JK:
Design TNS_dec_33, start of the top module:
module TNS_dec_33(
    input wire clk,
    input wire rst_n,
    input wire [32:0] codein,
    output reg [30 - 1 : 0] dataout
    );
    wire [30 - 1 : 0] dataout_wire;
    assign dataout_wire = (codein[32]*847425747) + (codein[31]*564950498) + (codein[30]*282475249) + 
                    (codein[29]*121060821) + (codein[28]*80707214) + (codein[27]*40353607) + 
                    (codein[26]*17294403) + (codein[25]*11529602) + (codein[24]*5764801) + 
                    (codein[23]*2470629) + (codein[22]*1647086) + (codein[21]*823543) + 
                    (codein[20]*352947) + (codein[19]*235298) + (codein[18]*117649) + (codein[17]*50421) + (codein[16]*33614) + 
                    (codein[15]*16807) + (codein[14]*7203) + (codein[13]*4802) + (codein[12]*2401) + (codein[11]*1029) +
                    (codein[10]*686) + (codein[9]*343) + (codein[8]*147) + (codein[7]*98) + (codein[6]*49) +
                    (codein[5]*21) + (codein[4]*14) + (codein[3]*7) + (codein[2]*3) + (codein[1]*2) +
                    (codein[0]*1);
    always @(posedge clk or negedge rst_n) begin
        if (~rst_n) begin
            dataout <= 0;
        end
        else begin
            dataout <= dataout_wire;
        end
    end
endmodule
==> flow/config.mk <==
export PLATFORM = sky130hd
export DESIGN_NAME = TNS_dec_33
export DESIGN_NICKNAME = TNS_dec_33
export VERILOG_FILES = /design/flow/design.v
export SDC_FILE = /design/flow/constraint.sdc
export NUM_CORES = 4
export LEC_CHECK = 0
export ABC_AREA = 1
export CAP_MARGIN = 20
export CORE_ASPECT_RATIO = 0.5
export CORE_MARGIN = 2
export CORE_UTILIZATION = 66
export CTS_CLUSTER_DIAMETER = 308
export CTS_CLUSTER_SIZE = 97
export PLACE_DENSITY = 0.37
export SLEW_MARGIN = 20
export TNS_END_PERCENT = 5
==> flow/constraint.sdc <==
create_clock -name core_clock -period 4.99 [get_ports {clk}]
set_input_delay 0.9980 -clock core_clock [delete_from_list [all_inputs] [get_ports {clk}]]
set_output_delay 0.9980 -clock core_clock [all_outputs]
set_load 0.01 [all_outputs]
run.sh (not shown) runs the stock make flow with config.mk's settings and CLKGATE_MAP_FILE=.
What the final checks of JK revealed, after a flow that finished every stage, was a layout that fails on negative setup slack.
### JK -> MS
# JK
export LEC_CHECK = 0
export ABC_AREA = 1
export CAP_MARGIN = 20
export CORE_ASPECT_RATIO = 0.5
export CORE_MARGIN = 2
export CORE_UTILIZATION = 66
export CTS_CLUSTER_DIAMETER = 308
export CTS_CLUSTER_SIZE = 97
export PLACE_DENSITY = 0.37
export SLEW_MARGIN = 20
export TNS_END_PERCENT = 5
create_clock -name core_clock -period 4.99 [get_ports {clk}]
# MS
export LEC_CHECK = 0
export ABC_AREA = 1
export CAP_MARGIN = 20
export CORE_MARGIN = 2
export CORE_UTILIZATION = 64
export CTS_CLUSTER_DIAMETER = 223
export CTS_CLUSTER_SIZE = 97
export SLEW_MARGIN = 20
create_clock -name core_clock -period 6.28 [get_ports {clk}]
Results
On post-DP HPWL, the lower figure sits with MS, not JK.
Taking JK as the reference, in MS final non-filler cell area now sits higher; met2 track demand over resource now sits lower; utilization after layout now sits lower.
MS: all stages done; final checks FAILED (negative setup slack).
Inputs modified between MS and AL:
# MS
export LEC_CHECK = 0
export ABC_AREA = 1
export CAP_MARGIN = 20
export CORE_MARGIN = 2
export CORE_UTILIZATION = 64
export CTS_CLUSTER_DIAMETER = 223
export CTS_CLUSTER_SIZE = 97
export SLEW_MARGIN = 20
create_clock -name core_clock -period 6.28 [get_ports {clk}]
# AL
export LEC_CHECK = 0
export ABC_AREA = 1
export CAP_MARGIN = 20
export CORE_MARGIN = 2
export CORE_UTILIZATION = 25
export SLEW_MARGIN = 20
create_clock -name core_clock -period 8.8 [get_ports {clk}]
[summary]
Taking MS as the reference point, the post-place instance area of AL falls by 6.2%. Against MS, AL comes in about 14% lower on final area. Changes observed in AL relative to MS: met3 track demand over resource went down; total global routing track utilization has decreased; instance count after placement with tap cells included went up; signed area change from the synthesized netlist to the final layout dropped 19 points. Number of clock buffers in the layout | AL above MS. AL against MS: routed via count divided by cell count decreased by about 22% relative to the old numbers. AL | status: complete | timing, DRC, antenna: pass.
